==> run a: inputs <==
==> flow/design.v (excerpt) <==
module spi_host #
	(
		parameter C_S_AXIS_TDATA_WIDTH = 32,
		parameter integer C_S_AXI_DATA_WIDTH	= 32,
		parameter integer C_S_AXI_ADDR_WIDTH	= 8,
		parameter integer SPI_CS_WIDTH	= 16
	) (
	input spi_clk_i,
	output spi_clk_o,
	output spi_clk_t,
	input spi_mosi_i,
	output spi_mosi_o,
	output spi_mosi_t,
	input spi_miso_i,
	output spi_miso_o,
	output spi_miso_t,
	input [SPI_CS_WIDTH - 1:0]spi_cs_i,
	output [SPI_CS_WIDTH - 1:0]spi_cs_o,
	output [SPI_CS_WIDTH - 1:0]spi_cs_t,
	input  s_axi_aclk,
	input  s_axi_aresetn,
	input [C_S_AXI_ADDR_WIDTH-1 : 0] s_axi_awaddr,
	input  s_axi_awvalid,
	output  s_axi_awready,
	input [C_S_AXI_DATA_WIDTH-1 : 0] s_axi_wdata,
	input  s_axi_wvalid,
	output  s_axi_wready,
	output [1 : 0] s_axi_bresp,
	output  s_axi_bvalid,
	input  s_axi_bready,
	input [C_S_AXI_ADDR_WIDTH-1 : 0] s_axi_araddr,
	input  s_axi_arvalid,
	output  s_axi_arready,
	output [C_S_AXI_DATA_WIDTH-1 : 0] s_axi_rdata,
	output [1 : 0] s_axi_rresp,
	output  s_axi_rvalid,
	input  s_axi_rready,
	output  s_axis_tready,
	input [C_S_AXIS_TDATA_WIDTH-1 : 0] s_axis_tdata,
	input  s_axis_tlast,
	input  s_axis_tvalid,
	input  m_axis_tready,
	output [C_S_AXIS_TDATA_WIDTH-1 : 0] m_axis_tdata,
	output  m_axis_tlast,
	output  m_axis_tvalid
);
Settings: LEC_CHECK=0, CAP_MARGIN=20, CORE_MARGIN=2, CORE_UTILIZATION=72, CTS_CLUSTER_DIAMETER=40, CTS_CLUSTER_SIZE=38, HOLD_SLACK_MARGIN=-0.09, PLACE_DENSITY=0.6, SLEW_MARGIN=20; clock period 8.13 ns.
run.sh (not shown) runs the stock make flow with config.mk's settings and CLKGATE_MAP_FILE=.
==> run b (differences from run a) <==
- CORE_UTILIZATION: 72 -> 42
- CTS_CLUSTER_DIAMETER: 40 -> default
- CTS_CLUSTER_SIZE: 38 -> 27
- GPL_ROUTABILITY_DRIVEN: default -> 1
- HOLD_SLACK_MARGIN: -0.09 -> default
- MAX_ROUTING_LAYER: default -> met4
- PLACE_DENSITY: 0.6 -> default
- PLACE_DENSITY_LB_ADDON: default -> 0.09
- SETUP_SLACK_MARGIN: default -> 1.19
==> flow/constraint.sdc (replaced) <==
create_clock -name core_clock -period 11.4 [get_ports {s_axi_aclk}]
set_input_delay 2.2800 -clock core_clock [delete_from_list [all_inputs] [get_ports {s_axi_aclk}]]
set_output_delay 2.2800 -clock core_clock [all_outputs]
set_load 0.01 [all_outputs]
==> run c (differences from run a) <==
- CTS_CLUSTER_DIAMETER: 40 -> default
- CTS_CLUSTER_SIZE: 38 -> 25
- HOLD_SLACK_MARGIN: -0.09 -> default
- PLACE_DENSITY: 0.6 -> default
==> flow/constraint.sdc (replaced) <==
create_clock -name core_clock -period 4.27 [get_ports {s_axi_aclk}]
set_input_delay 0.8540 -clock core_clock [delete_from_list [all_inputs] [get_ports {s_axi_aclk}]]
set_output_delay 0.8540 -clock core_clock [all_outputs]
set_load 0.01 [all_outputs]
==> run d (differences from run a) <==
- CORE_UTILIZATION: 72 -> 70
- CTS_CLUSTER_DIAMETER: 40 -> default
- CTS_CLUSTER_SIZE: 38 -> 24
- HOLD_SLACK_MARGIN: -0.09 -> default
==> flow/constraint.sdc (replaced) <==
create_clock -name core_clock -period 4.54 [get_ports {s_axi_aclk}]
set_input_delay 0.9080 -clock core_clock [delete_from_list [all_inputs] [get_ports {s_axi_aclk}]]
set_output_delay 0.9080 -clock core_clock [all_outputs]
set_load 0.01 [all_outputs]
==> results <==
Run a ran to the end with no violations. Run d finished with timing, DRC and antenna clean. Run b went through all stages and came out clean. Run c completed and failed the layout checks on setup timing. In run a the via count is higher than in run b, by 12%. Design area: run c > run b > run a > run d. Clock skew: run b > run a > run c > run d. Sequential power, lowest first: run b, run a, run d, run c. Against run b, the wire length of run a is higher by 8.1%. Of run d and run a, run a has the higher setup slack (gap 1.0 ns). Power, lowest first: run b, run a, run d, run c. The highest global-route usage belongs to run c, the lowest to run b.
==> figures <==
	run b	run a	run c	run d
Crit path max fanout	20	20	23	9
Final-layout fill cell count	3,016	811	815	1,056
Total power per unit cell area	212 mW/mm^2	323 mW/mm^2	592 mW/mm^2	532 mW/mm^2
Final HPWL from detailed placement	28,800 um	27,100 um	28,100 um	26,900 um
Via Count	11,792	13,248	14,009	12,501
Result of the run	timing/DRC/antenna clean	timing/DRC/antenna clean	finished with violations	timing/DRC/antenna clean
Reasons for failing layout checks	-	-	setup timing	-
Flop pwr share	35.3%	33.7%	35.2%	36.8%
Number of violations reported at the end of detailed-routing iteration 0	1,042	2,153	2,515	1,448
Placeable core region	0.0323 mm^2	0.0186 mm^2	0.0186 mm^2	0.0193 mm^2
Layout clock buffers	40	41	39	35
Setup Buffers After CTS	0	0	5	2
Clock network fraction of total power	27.7%	31.5%	24.7%	24.8%
Setup Slack @ Placement	3.24 ns	1.13 ns	-0.449 ns	-0.246 ns
Flip-flop and latch share of the layout cell area	37.0%	37.1%	36.9%	37.4%
Number of detailed-routing iterations run before antenna repair	7	9	14	8
Post-route non-filler standard cell count	2,047	1,843	1,867	1,879
Gates resized, CTS repair	0	0	10	1
Buffer count excluding the clock tree in the final layout	196	193	230	215

* * *

==> run E: inputs <==
Starting RTL as in the previous note.
clock: 10.0 ns
lec_check: 0
cap_margin: 35
cell_pad_in_sites_detail_placement: 2
cell_pad_in_sites_global_placement: 3
core_margin: 2
core_utilization: 40
hold_slack_margin: 0.11
place_density: 0.6
setup_slack_margin: 1.69
slew_margin: 20
tns_end_percent: 85
==> run Z: changes against run E <==
- ABC_AREA: default -> 1
- CAP_MARGIN: 35 -> 20
- CORE_ASPECT_RATIO: default -> 1.56
- CORE_UTILIZATION: 40 -> 49
- GPL_TIMING_DRIVEN: default -> 0
- HOLD_SLACK_MARGIN: 0.11 -> default
- MAX_ROUTING_LAYER: default -> met5
- PLACE_DENSITY: 0.6 -> default
- PLACE_DENSITY_LB_ADDON: default -> 0.28
- SETUP_SLACK_MARGIN: 1.69 -> 1.91
- TNS_END_PERCENT: 85 -> 60
==> flow/constraint.sdc (replaced) <==
create_clock -name core_clock -period 11.8 [get_ports {s_axi_aclk}]
set_input_delay 2.3600 -clock core_clock [delete_from_list [all_inputs] [get_ports {s_axi_aclk}]]
set_output_delay 2.3600 -clock core_clock [all_outputs]
set_load 0.01 [all_outputs]
==> run Y: changes against run E <==
- CAP_MARGIN: 35 -> 20
- CELL_PAD_IN_SITES_DETAIL_PLACEMENT: 2 -> default
- CELL_PAD_IN_SITES_GLOBAL_PLACEMENT: 3 -> default
- CORE_UTILIZATION: 40 -> 66
- HOLD_SLACK_MARGIN: 0.11 -> default
- SETUP_SLACK_MARGIN: 1.69 -> default
- TNS_END_PERCENT: 85 -> default
==> flow/constraint.sdc (replaced) <==
create_clock -name core_clock -period 5.87 [get_ports {s_axi_aclk}]
set_input_delay 1.1740 -clock core_clock [delete_from_list [all_inputs] [get_ports {s_axi_aclk}]]
set_output_delay 1.1740 -clock core_clock [all_outputs]
set_load 0.01 [all_outputs]
==> deck_impl_summary.md <==
Run Summary

Status
  – Status: finished clean

Timing
  – Worst Max-Slew Pin Slew: 1.011 ns

Final layout
  – Signal buffers share of area: roughly 12%
  – Biggest Area Class: combinational gates
  – Layout Utilization: roughly 50%

Critical path
  – Endpoint class of the critical path: output pin
  – Crit Reg-Reg Endpoint: spi_strm_b_len[10]
  – CP max stage delay: around 0.72 ns
  – WP buf/inv: 3

Detailed routing
  – DR vias/cell: roughly 6.0
  – M1 WL: roughly 22000 um

Hold path
  – WHS Endpoint: spi_clk_pscl[13]

Placed design
  – PortBufs: around 180
  – GPL Wtd Cong: between 0.8 and 0.9
Source of the figures above: run E

==> deck_impl_summary.md <==
Run Summary

Status
  – Status: aborted with a tool error
  – Stop stage: global placement without I/O
  – Error message: [ERROR FLW-0024] Place density exceeds 1.0 (current PLACE_DENSITY_LB_ADDON =  0.28). Please check if the value of  PLACE_DENSITY_LB_ADDON is between 0 and 0.99.

Logic synthesis
  – Area fraction in mux cells: less than 1%
  – Top cells by count: 824 x nand2_1, 228 x nand3_1, 225 x dfrtp_1, 184 x nor2_1, 140 x inv_1
  – Synth unique cells: roughly 55
  – Most used flip-flop cell: dfrtp_1
  – Mapped Area: ~15000 sq um
  – Adder Area Share: less than 1%
  – Post-synthesis register bit count: ~250
  – Number of synthesis warnings: 3
  – Register area share after synthesis: between 40% and 50%
  – Largest area contributor in the netlist: dfrtp_1
  – Top cells by area: dfrtp_1 38%, nand2_1 21%, nand3_1 7.8%
  – Yosys stat area: 14680 sq um
  – Simple-Gate Area Share: 39.76%
  – Avg Inst Size Synth: roughly 6.9 sq um
  – Post-Synth AOI/OAI Area: 7.909%

Floorplan
  – Pre-placement core utilization: 49.51%
  – Total die area: roughly 31000 sq um
Source of the figures above: run Z

==> deck_impl_summary.md <==
Run Summary

Detailed routing
  – DR vias/cell: between 6 and 7

Timing
  – Worst Max-Slew Pin Slew: around 1.1 ns

Final layout
  – Biggest Area Class: combinational gates
  – Layout Utilization: 80.47%

Placed design
  – GPL Wtd Cong: 0.9363
  – PortBufs: roughly 180

Critical path
  – Endpoint class of the critical path: output pin
  – CP max stage delay: 0.67 ns
  – WP buf/inv: 4
  – Crit Reg-Reg Endpoint: spi_tx_data[6]

Floorplan
  – Cell Rows: between 50 and 60

Hold path
  – WHS Endpoint: awaddr_r[7]

Status
  – Status: finished clean
Source of the figures above: run Y

Power and IR drop assume default switching activity.
